// ICMS
module ICMS(
    input CLK,
    input RST,
    input radar_echo,
    input scan_for_target,
    input [31:0] jet_speed,
    input [31:0] max_safe_distance,
    input [5:0] wind,
    input thunderstorm,
    input [1:0] visibility,
    input signed [7:0] temperature,
    output radar_pulse_trigger,
    output [31:0] distance_to_target,
    output safe_to_engage,
    output threat_detected,
    output emergency_landing_alert,
    output [1:0] ECSU_state,  
    output [1:0] ARTAU_state
);
make LEC_CHECK=0 ABC_AREA=1 CAP_MARGIN=40 CORE_MARGIN=2 CORE_UTILIZATION=72 CTS_CLUSTER_SIZE=10 PLACE_DENSITY=0.42 SLEW_MARGIN=20 TNS_END_PERCENT=20 finish   # period 22.7 ns
run.sh (not shown) runs the stock make flow with config.mk's settings and CLKGATE_MAP_FILE=.
The baseline ran to the end with violations: max-capacitance violations, max-slew violations, negative setup slack.
Edit:
- CAP_MARGIN: 40 -> 20
- CORE_UTILIZATION: 72 -> 58
- CTS_CLUSTER_SIZE: 10 -> 73
- PLACE_DENSITY: 0.42 -> not set
- TNS_END_PERCENT: 20 -> not set
- clock period: 22.7 -> 23.5 ns (I/O delays scaled with it)
The new run finished clean.
Synthesized area stays the same.
Setup slack gains 2.7 ns.
Routed wire length decreases by about 27%.
Design area decreases by 7.0%.
Synthesized cell count stays the same.
Final cell count is about the same.
Edit:
- ABC_AREA: 1 -> not set
- CORE_UTILIZATION: 58 -> 40
- CTS_CLUSTER_SIZE: 73 -> not set
- SETUP_SLACK_MARGIN: not set -> 1.25
- clock period: 23.5 -> 29.0 ns (I/O delays scaled with it)
Outcome: Clock skew barely changes; routed wire length increases by 23%; design area increases by 9.9%; synthesized area increases by 4.2%; maximum frequency decreases by 18%; clock-buffer cell count decreases by 1; non-clock buffer count increases by 131; core utilization decreases by 18 points; die size increases by 50%.

========
Setup of yarrow:
The RTL this note starts from:
==> flow/design.v <==
`timescale 1us / 1ps
module ARTAU(
    input radar_echo,
    input scan_for_target,
    input [31:0] jet_speed,
    input [31:0] max_safe_distance,
    input RST,
    input CLK,
    output reg radar_pulse_trigger,
    output reg [31:0] distance_to_target,
    output reg threat_detected,
    output reg [1:0] ARTAU_state
);
reg [31:0] distance1;   
reg [31:0] distance2;   
reg [11:0] elapsed_time;   
reg have_prev;          
parameter c0 = 300000000;   
parameter radar_pulse_duration = 300;   
parameter max_listen_time = 2000;   
parameter assess_timeout = 3000;   
wire [40:0] echo_product = c0 * elapsed_time;
wire [40:0] echo_distance = echo_product / 2000;
wire [11:0] elapsed_ms = elapsed_time / 1000;
wire [44:0] predicted_distance = distance2 + jet_speed * elapsed_ms;
always @(posedge CLK or posedge RST) begin
    if (RST) begin
        ARTAU_state <= 2'b00;   
        radar_pulse_trigger <= 0;
        distance_to_target <= 0;
        threat_detected <= 0;
        distance1 <= 0;
        elapsed_time <= 0;
        have_prev <= 0;
    end else begin
        case (ARTAU_state)
            2'b00:   
                if (scan_for_target) begin
                    radar_pulse_trigger <= 1;
                    ARTAU_state <= 2'b01;   
                end
            2'b01:   
                if (elapsed_time < radar_pulse_duration) begin
                    radar_pulse_trigger <= 1;
                    elapsed_time <= elapsed_time + 100;   
                end else begin
                    radar_pulse_trigger <= 0;
                    elapsed_time <= 0;
                    ARTAU_state <= 2'b10;   
                end
            2'b10:   
                if (elapsed_time < max_listen_time) begin
                    if (radar_echo) begin
                        distance1 <= distance2;
                        distance2 <= echo_distance[31:0];
                        elapsed_time <= 0;
                        if (have_prev) begin
                            ARTAU_state <= 2'b11;   
                        end else begin
                            have_prev <= 1;
                            radar_pulse_trigger <= 1;
                            ARTAU_state <= 2'b01;   
                        end
                    end else begin
                        elapsed_time <= elapsed_time + 100;
                    end
                end else begin
                    ARTAU_state <= 2'b00;
                    radar_pulse_trigger <= 0;
                    distance_to_target <= 0;
                    threat_detected <= 0;
                    elapsed_time <= 0;
                    have_prev <= 0;
                end
            2'b11:   
                if (elapsed_time < assess_timeout) begin
                    distance_to_target <= distance2;
                    threat_detected <= (predicted_distance < distance1) && distance2 < max_safe_distance;
                    if (scan_for_target) begin
                        radar_pulse_trigger <= 1;
                        elapsed_time <= 0;
                        ARTAU_state <= 2'b01;   
                    end else begin
                        elapsed_time <= elapsed_time + 100;
                    end
                end else begin
                    ARTAU_state <= 2'b00;
                    radar_pulse_trigger <= 0;
                    distance_to_target <= 0;
                    threat_detected <= 0;
                    elapsed_time <= 0;
                    have_prev <= 0;
                end
        endcase
    end
end
endmodule
module ECSU(
    input CLK,
    input RST,
    input thunderstorm,
    input [5:0] wind,
    input [1:0] visibility,
    input signed [7:0] temperature,
    output reg severe_weather,
    output reg emergency_landing_alert,
    output reg [1:0] ECSU_state
);
    parameter ALL_CLEAR = 2'b00;
    parameter CAUTION = 2'b01;
    parameter HIGH_ALERT = 2'b10;
    parameter EMERGENCY = 2'b11;
    reg [1:0] current_state, next_state;
    always @(posedge CLK or posedge RST) begin
        if (RST) begin
            current_state <= ALL_CLEAR;
        end else begin
            current_state <= next_state;
        end
    end
    always @(*) begin
        severe_weather = (current_state == HIGH_ALERT) || (current_state == EMERGENCY);
        emergency_landing_alert = (current_state == EMERGENCY);
        ECSU_state = current_state;
    end
    always @(*) begin
        next_state = current_state;
        case (current_state)
            ALL_CLEAR: begin
                if (wind >= 11 && wind <= 15)  
                    next_state = CAUTION;
                else if (visibility == 2'b01)  
                    next_state = CAUTION;
                else if (thunderstorm || wind > 15 || temperature > 35 || temperature < -35 || visibility == 2'b11) begin
                    next_state = HIGH_ALERT;
                end
            end
            CAUTION: begin
                if (wind <= 10 && visibility == 2'b00)  
                    next_state = ALL_CLEAR;
                else if (thunderstorm || wind > 15 || temperature > 35 || temperature < -35 || visibility == 2'b11) begin
                    next_state = HIGH_ALERT;
                end
            end
            HIGH_ALERT: begin
                if (temperature < -40 || temperature > 40 || wind > 20) begin
                    next_state = EMERGENCY;
                end else if (!thunderstorm && wind <= 10 && temperature >= -35 && temperature <= 35 && visibility != 2'b11) begin
                    next_state = CAUTION;
                end
            end
            EMERGENCY: begin
            end
        endcase
    end
endmodule
`timescale 1us / 1ps
module ICMS(
    input CLK,
    input RST,
    input radar_echo,
    input scan_for_target,
    input [31:0] jet_speed,
    input [31:0] max_safe_distance,
    input [5:0] wind,
    input thunderstorm,
    input [1:0] visibility,
    input signed [7:0] temperature,
    output radar_pulse_trigger,
    output [31:0] distance_to_target,
    output safe_to_engage,
    output threat_detected,
    output emergency_landing_alert,
    output [1:0] ECSU_state,  
    output [1:0] ARTAU_state
);
   wire severe_weather;
   ARTAU artau_inst (
       .radar_echo(radar_echo),
       .scan_for_target(scan_for_target),
       .jet_speed(jet_speed),
       .max_safe_distance(max_safe_distance),
       .RST(RST),
       .CLK(CLK),
       .radar_pulse_trigger(radar_pulse_trigger),
       .distance_to_target(distance_to_target),
       .threat_detected(threat_detected),
       .ARTAU_state(ARTAU_state)
   );
   ECSU ecsu_inst (
       .CLK(CLK),
       .RST(RST),
       .thunderstorm(thunderstorm),
       .wind(wind),
       .visibility(visibility),
       .temperature(temperature),
       .severe_weather(severe_weather),
       .emergency_landing_alert(emergency_landing_alert),
       .ECSU_state(ECSU_state)
   );
   assign safe_to_engage = (threat_detected) && (!severe_weather);
endmodule
clock: 19.2 ns
lec_check: 0
abc_area: 1
cap_margin: 20
core_margin: 2
core_utilization: 72
cts_cluster_diameter: 222
cts_cluster_size: 73
hold_slack_margin: -0.07
place_density_lb_addon: 0.22
slew_margin: 20
tns_end_percent: 5
yarrow got as far as global routing, where a tool error ended the run.
The following lists how lagoon was set up differently from yarrow:
# yarrow
export LEC_CHECK = 0
export ABC_AREA = 1
export CAP_MARGIN = 20
export CORE_MARGIN = 2
export CORE_UTILIZATION = 72
export CTS_CLUSTER_DIAMETER = 222
export CTS_CLUSTER_SIZE = 73
export HOLD_SLACK_MARGIN = -0.07
export PLACE_DENSITY_LB_ADDON = 0.22
export SLEW_MARGIN = 20
export TNS_END_PERCENT = 5
create_clock -name core_clock -period 19.2 [get_ports {CLK}]
# lagoon
export LEC_CHECK = 0
export CAP_MARGIN = 20
export CORE_MARGIN = 2
export CORE_UTILIZATION = 40
export SLEW_MARGIN = 20
create_clock -name core_clock -period 30.0 [get_ports {CLK}]
Notes after the runs:
- Status for lagoon and yarrow: clean finish in lagoon only
- global routing: yarrow exited with error
- Delta(pre-placement core utilization, lagoon - yarrow) < 0
- In lagoon the per-instance average area after synthesis turned out 1.1 um2 higher than in yarrow.
- Going from yarrow to lagoon, share of synthesized cell area in and-or and or-and compound cells now sits higher; placement-stage worst setup slack rose 2.03 ns; core footprint increased 89%; routability congestion estimate fell by 11%.
[inputs] onyx vs lagoon
# lagoon
export LEC_CHECK = 0
export CAP_MARGIN = 20
export CORE_MARGIN = 2
export CORE_UTILIZATION = 40
export SLEW_MARGIN = 20
create_clock -name core_clock -period 30.0 [get_ports {CLK}]
# onyx
export LEC_CHECK = 0
export ABC_AREA = 1
export CAP_MARGIN = 20
export CELL_PAD_IN_SITES_GLOBAL_PLACEMENT = 1
export CORE_ASPECT_RATIO = 0.5
export CORE_MARGIN = 2
export CORE_UTILIZATION = 19
export CTS_CLUSTER_DIAMETER = 211
export CTS_CLUSTER_SIZE = 99
export SLEW_MARGIN = 20
create_clock -name core_clock -period 30.0 [get_ports {CLK}]
## What came out
- Taking lagoon as 1.0, onyx lands at 1.3 on total instance count after detailed placement.
- onyx vs lagoon: total routed wirelength down by a few percent
- Sequential share of the synthesized area | onyx above lagoon
- Relative to lagoon, worst setup slack has increased by 4.39 ns in onyx.
- [compare] base=lagoon new=onyx: number of distinct standard cells referenced by the synthesized netlist saw a decrease; total half-perimeter wirelength after legalization and detailed placement ~0 delta; final total negative setup slack about even.
--- input diff onyx..nickel ---
# onyx
export LEC_CHECK = 0
export ABC_AREA = 1
export CAP_MARGIN = 20
export CELL_PAD_IN_SITES_GLOBAL_PLACEMENT = 1
export CORE_ASPECT_RATIO = 0.5
export CORE_MARGIN = 2
export CORE_UTILIZATION = 19
export CTS_CLUSTER_DIAMETER = 211
export CTS_CLUSTER_SIZE = 99
export SLEW_MARGIN = 20
create_clock -name core_clock -period 30.0 [get_ports {CLK}]
# nickel
export LEC_CHECK = 0
export CAP_MARGIN = 20
export CORE_MARGIN = 2
export CORE_UTILIZATION = 56
export SLEW_MARGIN = 20
create_clock -name core_clock -period 23.5 [get_ports {CLK}]
[summary]
Looking across onyx and nickel, the single run that reached the end with no open violations was onyx. Compared to onyx, nickel has worst path required time 6.49 ns lower. Between onyx and nickel, the cell count went down. Side by side, fraction of area in registers turned out lower in nickel than in onyx. nickel vs. onyx: layout net count grew by 515; routed wire length picked up an extra 40%; count of clock-buffer cells in the layout went down by 2. Compared with onyx, nickel shows maximum cell stage delay along the critical path lower by 0.10 ns. Per the comparison of nickel with onyx, final area grew by 34%; growth of design area from synthesis to finish picked up an extra 33 points.
Edits applied to the flow inputs when going from nickel to cedar:
# nickel
export LEC_CHECK = 0
export CAP_MARGIN = 20
export CORE_MARGIN = 2
export CORE_UTILIZATION = 56
export SLEW_MARGIN = 20
create_clock -name core_clock -period 23.5 [get_ports {CLK}]
# cedar
export LEC_CHECK = 0
export CAP_MARGIN = 20
export CORE_MARGIN = 2
export CORE_UTILIZATION = 71
export CTS_CLUSTER_SIZE = 33
export SLEW_MARGIN = 20
create_clock -name core_clock -period 25.8 [get_ports {CLK}]
==> results <==
On worst hold slack, nickel loses to cedar. The global-route usage over all layers reported for cedar is greater than that of nickel by 8.6 points. Compared with nickel, cedar instantiates a smaller number of cells. Total detailed-routing wirelength: cedar > nickel. cedar ended with less achievable clock frequency than nickel. No crash in cedar: every stage finished, but the layout fails its final checks due to setup timing.
Relative to cedar, the following input files were edited for raven:
# cedar
export LEC_CHECK = 0
export CAP_MARGIN = 20
export CORE_MARGIN = 2
export CORE_UTILIZATION = 71
export CTS_CLUSTER_SIZE = 33
export SLEW_MARGIN = 20
create_clock -name core_clock -period 25.8 [get_ports {CLK}]
# raven
export LEC_CHECK = 0
export CAP_MARGIN = 20
export CORE_MARGIN = 2
export CORE_UTILIZATION = 71
export SLEW_MARGIN = 20
create_clock -name core_clock -period 29.0 [get_ports {CLK}]
[summary]
- raven closes out successfully: all stages finished, all timing, DRC and antenna checks passed.
- Instance area at placement came out lower on raven than on cedar.
- Going from cedar to raven, sum of met3 wire segment lengths after detailed routing has decreased, total routed wire length on the met1 layer has decreased, die size has remained practically unchanged, detailed-route vias per instance has decreased.
- Taking raven over cedar, the wire length of the first global-routing pass ratio works out to 0.895.
- [compare] base=cedar new=raven: pre-CTS setup slack now larger, utilization lower, post-route cell area went down about 12%, fmax rose by about 4%.
